Design hbridgecontroller, start of the top module:
module hbridgecontroller(
input PCLK, 				 
input PRESERN, 				 
input PSEL, 				 
input PENABLE, 				 
output wire PREADY, 		 
output wire PSLVERR,		 
input PWRITE,				 
input [31:0] PADDR,			 
input wire [31:0] PWDATA,	 
output reg [31:0] PRDATA,	 
output reg motor1_pwm,
output reg motor2_pwm,
output reg [1:0] motor1_ctrl,
output reg [1:0] motor2_ctrl
); 
assign PSLVERR = 0;
assign PREADY = 1;
wire write_enable = (PENABLE && PWRITE && PSEL);
wire read_enable = (!PWRITE && PSEL); 
wire M1CTRL_WRITE = write_enable && (PADDR[15:0] == 16'h0000);
wire M1CTRL_READ = read_enable && (PADDR[15:0] == 16'h0000);
wire M2CTRL_WRITE = write_enable && (PADDR[15:0] == 16'h0004);
wire M2CTRL_READ = read_enable && (PADDR[15:0] == 16'h0004);
wire M1SPEED_WRITE = write_enable && (PADDR[15:0] == 16'h0008);
wire M1SPEED_READ = read_enable && (PADDR[15:0] == 16'h0008);
wire M2SPEED_WRITE = write_enable && (PADDR[15:0] == 16'h000c);
wire M2SPEED_READ = read_enable && (PADDR[15:0] == 16'h000c);
reg [31:0] counter;
parameter PWM_PERIOD = 200000;   
reg [31:0] M1_duty, M2_duty;
reg [31:0] M1_duty_v, M2_duty_v;
always @(posedge PCLK)
begin
    if (!PRESERN) counter = 0;
    else if (counter >= PWM_PERIOD) counter = 0;
  ...
For scale: ~2500 cells after synthesis, about 130 flip-flops.
clock: 30.0 ns
lec_check: 0
abc_area: 1
cap_margin: 20
core_margin: 2
core_utilization: 52
cts_cluster_size: 69
hold_slack_margin: 0.29
place_density: 0.48
slew_margin: 35
run.sh (not shown) runs the stock make flow with config.mk's settings and CLKGATE_MAP_FILE=.
Then changed:
- CORE_UTILIZATION: 52 -> 55
- CTS_CLUSTER_DIAMETER: not set -> 386
- CTS_CLUSTER_SIZE: 69 -> 100
- HOLD_SLACK_MARGIN: 0.29 -> not set
- PLACE_DENSITY: 0.48 -> not set
- PLACE_DENSITY_LB_ADDON: not set -> 0.23
- SLEW_MARGIN: 35 -> 20
Effect: Non-clock buffer count stays the same. Synthesized area does not change. Sequential power hardly moves.
Then changed:
- ABC_AREA: 1 -> not set
- CORE_UTILIZATION: 55 -> 30
- CTS_CLUSTER_DIAMETER: 386 -> 400
- CTS_CLUSTER_SIZE: 100 -> 94
- PLACE_DENSITY_LB_ADDON: 0.23 -> not set
The changed run produced a clean layout.
Die area came out higher by 80%.
Maximum frequency fell by 15%.
Global-route usage shrinks by 7.1 points.
Sequential cell count stays the same.
Routed wire length went up by 32%.
Power went down by 3.3%.
Then changed:
- CORE_UTILIZATION: 30 -> 40
- CTS_CLUSTER_DIAMETER: 400 -> not set
- CTS_CLUSTER_SIZE: 94 -> not set
=>
- The new run finished clean
- cell area falls by 1.1%
- combinational power stays flat
- power falls by 1.5%
- synthesized area stays the same
- clock skew falls by 0.0043 ns
- register-to-register slack is worse by 0.11 ns
- setup slack is better by 0.24 ns
- non-clock buffer count rises by 3
- wire length falls by 1.7%
- global-route usage rises by 5.4 points

* * *

== run 1 ==
hbridgecontroller again, from the RTL that the note above started with.
// hbridgecontroller
module hbridgecontroller(
input PCLK, 				 
input PRESERN, 				 
input PSEL, 				 
input PENABLE, 				 
output wire PREADY, 		 
output wire PSLVERR,		 
input PWRITE,				 
input [31:0] PADDR,			 
input wire [31:0] PWDATA,	 
output reg [31:0] PRDATA,	 
output reg motor1_pwm,
output reg motor2_pwm,
output reg [1:0] motor1_ctrl,
output reg [1:0] motor2_ctrl
); 
assign PSLVERR = 0;
assign PREADY = 1;
wire write_enable = (PENABLE && PWRITE && PSEL);
wire read_enable = (!PWRITE && PSEL); 
wire M1CTRL_WRITE = write_enable && (PADDR[15:0] == 16'h0000);
wire M1CTRL_READ = read_enable && (PADDR[15:0] == 16'h0000);
wire M2CTRL_WRITE = write_enable && (PADDR[15:0] == 16'h0004);
wire M2CTRL_READ = read_enable && (PADDR[15:0] == 16'h0004);
wire M1SPEED_WRITE = write_enable && (PADDR[15:0] == 16'h0008);
wire M1SPEED_READ = read_enable && (PADDR[15:0] == 16'h0008);
wire M2SPEED_WRITE = write_enable && (PADDR[15:0] == 16'h000c);
wire M2SPEED_READ = read_enable && (PADDR[15:0] == 16'h000c);
reg [31:0] counter;
parameter PWM_PERIOD = 200000;   
reg [31:0] M1_duty, M2_duty;
reg [31:0] M1_duty_v, M2_duty_v;
always @(posedge PCLK)
begin
    if (!PRESERN) counter = 0;
    else if (counter >= PWM_PERIOD) counter = 0;
    else counter = counter + 1;
    if (counter < M1_duty && M1_duty > (PWM_PERIOD >> 4)) motor1_pwm <= 1;
    else motor1_pwm <= 0;
    if (counter < M2_duty && M2_duty > (PWM_PERIOD >> 4)) motor2_pwm <= 1;
    else motor2_pwm <= 0;
end
always @(posedge PCLK)
begin
    M1_duty_v = M1_duty;
    M2_duty_v = M2_duty;
	if(!PRESERN)
	begin
        M1_duty_v = 0;
        M2_duty_v = 0;
        motor1_ctrl = 2'b10;
        motor2_ctrl = 2'b10;
    end
    if (M1CTRL_WRITE)
    begin
        if (PWDATA != 0) motor1_ctrl = 2'b01;
        else motor1_ctrl = 2'b10;
    end
    else if (M1CTRL_READ)
    begin
        if (motor1_ctrl == 2'b10) PRDATA = 1;
        else PRDATA = 0;
    end
    if (M2CTRL_WRITE)
    begin
        if (PWDATA != 0) motor2_ctrl = 2'b01;
        else motor2_ctrl = 2'b10;
    end
    else if (M2CTRL_READ)
    begin
        if (motor2_ctrl == 2'b10) PRDATA = 1;
        else PRDATA = 0;
    end
    else if (M1SPEED_WRITE) 
    begin
        M1_duty_v = (PWM_PERIOD * PWDATA[15:0]) >> 8;
  ...
Settings: LEC_CHECK=0, CAP_MARGIN=20, CORE_MARGIN=2, CORE_UTILIZATION=58, SETUP_SLACK_MARGIN=2.36, SLEW_MARGIN=20; clock period 13.6 ns.
What the final checks of run 1 revealed, after a flow that finished every stage, was a layout that fails on negative setup slack.
The inputs of run 2 differ from those of run 1 as listed below.
Settings: CORE_UTILIZATION changed from 58 to 57; CTS_CLUSTER_SIZE newly set to 76; CTS_CLUSTER_DIAMETER newly set to 52; ABC_AREA newly set to 1; SETUP_SLACK_MARGIN removed (was 2.36).
==> results <==
Complete run, failing final checks: run 2, reason negative setup slack.
Taking run 1 over run 2, the maximum vdd drop ratio works out to 1.3.
For run 1, the launch point of the worst path was PADDR[8], unlike run 2, where it was PADDR[1].
Synthesized cell count (run 2 / run 1): 1.09
Changes observed in run 2 relative to run 1: routed wire length dropped about 23%, share of final layout cell area taken by non-clock buffers decreased 3.2 points, area growth from synthesis to layout decreased by 6.9 points relative to the old numbers.
Input changes introduced in run 3 (baseline for comparison: run 2):
Settings: CTS_CLUSTER_DIAMETER no longer set, was 52; CORE_UTILIZATION now 68, was 57; ABC_AREA no longer set, was 1; CTS_CLUSTER_SIZE no longer set, was 76; the clock period (ns, I/O delays scaled along) now 24.5, was 13.6.
- Looking at largest combinational cell category by area, the simple AND/OR/NAND/NOR gates result is from run 2; the AND-OR/OR-AND gates one comes from run 3.
- Comparing the two runs side by side, run 3 comes out ahead of run 2 on worst path setup slack after routing.
- Looking at the reports, run 3 completed the entire flow and the layout it produced met the timing, DRC and antenna checks.
- The run showing the greater via count is run 2.
- Run 3 ended up with a lower finished layout cell area than run 2 did.
#### Input delta (run 4 over run 3)
Settings: an added CTS_CLUSTER_SIZE of 99; an added CTS_CLUSTER_DIAMETER of 400; an added ABC_AREA of 1; a change of the clock period (ns, I/O delays scaled along) from 24.5 to 16.8.
## What came out
- [compare] base=run 3 new=run 4: worst slack on hold paths now sits lower; cell area now sits higher; non-clock buffer instance count of the final layout now sits higher; final cell utilization of the core now sits higher; synthesized cell count now sits higher.
- Run comparison: run 4 largest family of logic cells by area simple AND/OR/NAND/NOR gates; run 3 largest family of logic cells by area AND-OR/OR-AND gates
Relative to run 4, the following input files were edited for run 5:
Settings: CTS_CLUSTER_SIZE: 99 -> unset; CTS_CLUSTER_DIAMETER: 400 -> unset; CORE_UTILIZATION: 68 -> 57; ABC_AREA: 1 -> unset; the clock period (ns, I/O delays scaled along): 16.8 -> 14.8.
[summary]
The final report for run 5 shows a completed flow and a layout that fails verification, specifically negative setup slack.
Sort run 4 and run 5 by number of antenna violations at the first check in global routing desc -> top: run 5
Looking at master of the slowest instance on the critical path, the sky130_fd_sc_hd__a2111oi_4 result is from run 5; the sky130_fd_sc_hd__clkdlybuf4s50_1 one comes from run 4.
Worst setup slack after placement was higher in the run labelled run 4.
Cmp run 4 and run 5 / final non-filler cell area / lower: run 4
The mean post-synth cell area number comes out lower for run 4 vs run 5.
Run 5 against run 4: final worst-path setup slack fell 2090 ps; cell area after placement rose 21%; critical path depth fell about 50%; clock power share rose 0.7 points.
The final reports for run 5 and run 4 show setup TNS after final layout lower in the former.
Clock network area share on run 5 is down relative to run 4.
Of run 4 and run 5, run 4 shows the lower total routed wirelength, with run 5 above it.
Here is what was changed in the inputs of run 6 compared with run 5.
Settings: CORE_UTILIZATION now 17, was 57; CTS_CLUSTER_SIZE now 69, previously not set; the clock period (ns, I/O delays scaled along) now 30.0, was 14.8.
Notes after the runs:
- Layout checks on run 5: not met. Flow itself completed; violations: negative setup slack.
- Run 6 completed; timing, DRC and antenna clean
- Diff run 5 -> run 6: worst hold slack now sits lower; core occupancy in the finished layout lower; post-route met1 wirelength climbed about 1.4%; initial detailed-routing violation count moved down; arrival time reported for the critical path endpoint went up.
- HPWL after detailed placement improves in run 6 relative to run 5.
- Proportion of cell area spent on the clock network is lower on run 5
- Critical path depth | run 6 below run 5

* * *

Setup of v36:
The RTL this note starts from:
==> flow/design.v <==
module hbridgecontroller(
input PCLK, 				 
input PRESERN, 				 
input PSEL, 				 
input PENABLE, 				 
output wire PREADY, 		 
output wire PSLVERR,		 
input PWRITE,				 
input [31:0] PADDR,			 
input wire [31:0] PWDATA,	 
output reg [31:0] PRDATA,	 
output reg motor1_pwm,
output reg motor2_pwm,
output reg [1:0] motor1_ctrl,
output reg [1:0] motor2_ctrl
); 
assign PSLVERR = 0;
assign PREADY = 1;
wire write_enable = (PENABLE && PWRITE && PSEL);
wire read_enable = (!PWRITE && PSEL); 
wire M1CTRL_WRITE = write_enable && (PADDR[15:0] == 16'h0000);
wire M1CTRL_READ = read_enable && (PADDR[15:0] == 16'h0000);
wire M2CTRL_WRITE = write_enable && (PADDR[15:0] == 16'h0004);
wire M2CTRL_READ = read_enable && (PADDR[15:0] == 16'h0004);
wire M1SPEED_WRITE = write_enable && (PADDR[15:0] == 16'h0008);
wire M1SPEED_READ = read_enable && (PADDR[15:0] == 16'h0008);
wire M2SPEED_WRITE = write_enable && (PADDR[15:0] == 16'h000c);
wire M2SPEED_READ = read_enable && (PADDR[15:0] == 16'h000c);
reg [31:0] counter;
parameter PWM_PERIOD = 200000;   
reg [31:0] M1_duty, M2_duty;
reg [31:0] M1_duty_v, M2_duty_v;
always @(posedge PCLK)
begin
    if (!PRESERN) counter = 0;
    else if (counter >= PWM_PERIOD) counter = 0;
    else counter = counter + 1;
    if (counter < M1_duty && M1_duty > (PWM_PERIOD >> 4)) motor1_pwm <= 1;
    else motor1_pwm <= 0;
    if (counter < M2_duty && M2_duty > (PWM_PERIOD >> 4)) motor2_pwm <= 1;
    else motor2_pwm <= 0;
end
always @(posedge PCLK)
begin
    M1_duty_v = M1_duty;
    M2_duty_v = M2_duty;
	if(!PRESERN)
	begin
        M1_duty_v = 0;
        M2_duty_v = 0;
        motor1_ctrl = 2'b10;
        motor2_ctrl = 2'b10;
    end
    if (M1CTRL_WRITE)
    begin
        if (PWDATA != 0) motor1_ctrl = 2'b01;
        else motor1_ctrl = 2'b10;
    end
    else if (M1CTRL_READ)
    begin
        if (motor1_ctrl == 2'b10) PRDATA = 1;
        else PRDATA = 0;
    end
    if (M2CTRL_WRITE)
    begin
        if (PWDATA != 0) motor2_ctrl = 2'b01;
        else motor2_ctrl = 2'b10;
    end
    else if (M2CTRL_READ)
    begin
        if (motor2_ctrl == 2'b10) PRDATA = 1;
        else PRDATA = 0;
    end
    else if (M1SPEED_WRITE) 
    begin
        M1_duty_v = (PWM_PERIOD * PWDATA[15:0]) >> 8;
        if (M1_duty_v > PWM_PERIOD) M1_duty_v = PWM_PERIOD;
    end
    else if (M1SPEED_READ) PRDATA = ( M1_duty_v / PWM_PERIOD );
    else if (M2SPEED_WRITE) 
    begin
        M2_duty_v = (PWM_PERIOD * PWDATA[15:0]) >> 8;
        if (M2_duty_v > PWM_PERIOD) M2_duty_v = PWM_PERIOD;
    end
    else if (M2SPEED_READ) PRDATA = ( M2_duty_v / PWM_PERIOD );
    M1_duty <= M1_duty_v;
    M2_duty <= M2_duty_v;
end
endmodule
export LEC_CHECK = 0
export ABC_AREA = 1
export CAP_MARGIN = 20
export CELL_PAD_IN_SITES_DETAIL_PLACEMENT = 1
export CELL_PAD_IN_SITES_GLOBAL_PLACEMENT = 2
export CORE_MARGIN = 2
export CORE_UTILIZATION = 71
export CTS_CLUSTER_DIAMETER = 126
export GPL_ROUTABILITY_DRIVEN = 0
export MIN_ROUTING_LAYER = met2
export PLACE_DENSITY_LB_ADDON = 0.01
export SLEW_MARGIN = 30
export TNS_END_PERCENT = 50
create_clock -name core_clock -period 27.9 [get_ports {PCLK}]
Status(v36) = ERROR, stage = 3_1_place_gp_skip_io
### v36 -> v43
- removing CELL_PAD_IN_SITES_DETAIL_PLACEMENT (formerly 1)
- removing TNS_END_PERCENT (formerly 50)
- removing CTS_CLUSTER_DIAMETER (formerly 126)
- removing GPL_ROUTABILITY_DRIVEN (formerly 0)
- removing ABC_AREA (formerly 1)
- removing PLACE_DENSITY_LB_ADDON (formerly 0.01)
- removing MIN_ROUTING_LAYER (formerly met2)
- removing CELL_PAD_IN_SITES_GLOBAL_PLACEMENT (formerly 2)
- changing CORE_UTILIZATION from 71 to 40
- changing SLEW_MARGIN from 30 to 20
- changing the clock period (ns, I/O delays scaled along) from 27.9 to 24.5
Findings:
Every stage of the flow completed for v43, and the final layout passed the timing, DRC and antenna checks.
v43 vs v36 — cell count listed in synth_stat.txt dropped by a little under 10%
Async set or reset register ratio after synthesis came out exactly the same in v36 and v43.
From v36 to v43 the numbers moved as follows: starting density of the core lost 32 points; die size went up.
v36 → v43: synthesis area per yosys has decreased.
Between v43 and v36, the share of synthesized area occupied by flip-flops and latches does not differ in any meaningful way.
v43 against v36; mean area per synthesized cell is up by a little under 10%.
Of v36 and v43, v43 shows the higher aoi/oai-family share of the synthesized area, with v36 below it.
Compared with v36, v43 shows gate count after technology mapping that has gone down by a little under 10%.
Netlist area before placement (lower): v43
Relative to v43, the following input files were edited for v21:
- CELL_PAD_IN_SITES_DETAIL_PLACEMENT: unset -> 2
- HOLD_SLACK_MARGIN: unset -> 0.23
- the clock period (ns, I/O delays scaled along): 24.5 -> 30.0
Notes after the runs:
Comparing v21 and v43, the lower slew at the pin closest to its max-slew limit was measured on v43.
v43 reports its highest layer used for signal routing as met4 while v21 reports met5.
Hold violation count in the final report: v21 vs v43 identical
As far as global route total overflow goes, v43 and v21 are indistinguishable; the numbers are identical.
Edits applied to the flow inputs when going from v21 to v34:
- TNS_END_PERCENT now 15, previously not set
- CTS_CLUSTER_DIAMETER now 165, previously not set
- CTS_CLUSTER_SIZE now 93, previously not set
- HOLD_SLACK_MARGIN no longer set, was 0.23
- CELL_PAD_IN_SITES_DETAIL_PLACEMENT no longer set, was 2
[summary]
| worst hold slack | v34 vs v21 | 34 ps lower |
Reported for v21 and v34, final setup TNS turned out identical to the last digit.
There was hardly any difference in number of rows created at floorplan between v34 and v21.
The higher clock network fraction of total power of v21 and v34 is in v34.
met2 routing resource usage after global routing in v34 is 34 points lower than in v21
What v21 reported for power drawn by the clock network has to be multiplied by 0.898 to get the figure for v34.
v34 vs v21: minimum setup slack in the final design up
Changes observed in v34 relative to v21: total chip power dropped about 14%, number of standard cells in the layout, taps in and fillers out shows no meaningful change.
## Diff of input files: v12 against v34
- changing CORE_UTILIZATION from 40 to 68
- changing CTS_CLUSTER_DIAMETER from 165 to 398
- removing TNS_END_PERCENT (formerly 15)
## What came out
For v12 and v34, there was not a single run that failed to finish clean. Detailed-route wire length per cell (higher): v12. Compared with v34, in v12 overall routed net length barely changed, non-clock buffering overhead in the final layout about even, transition time at the pin with the least slew margin grew by 120 ps, finished layout cell area dropped about 1.6%. What v12 reported for via count of the first global-routing pass has to be multiplied by 0.938 to get the figure for v34. Diff v34..v12 | count of library flops with an enable pin | unchanged. Going from v34 to v12, met1 capacity usage during global routing shows an increase of 19 points; arrival time at the worst endpoint moved up. Cell at the slowest stage of the critical path: sky130_fd_sc_hd__nor2_4 -> v12, sky130_fd_sc_hd__o21ai_1 -> v34.
Power is estimated from default activity; no workload was simulated.
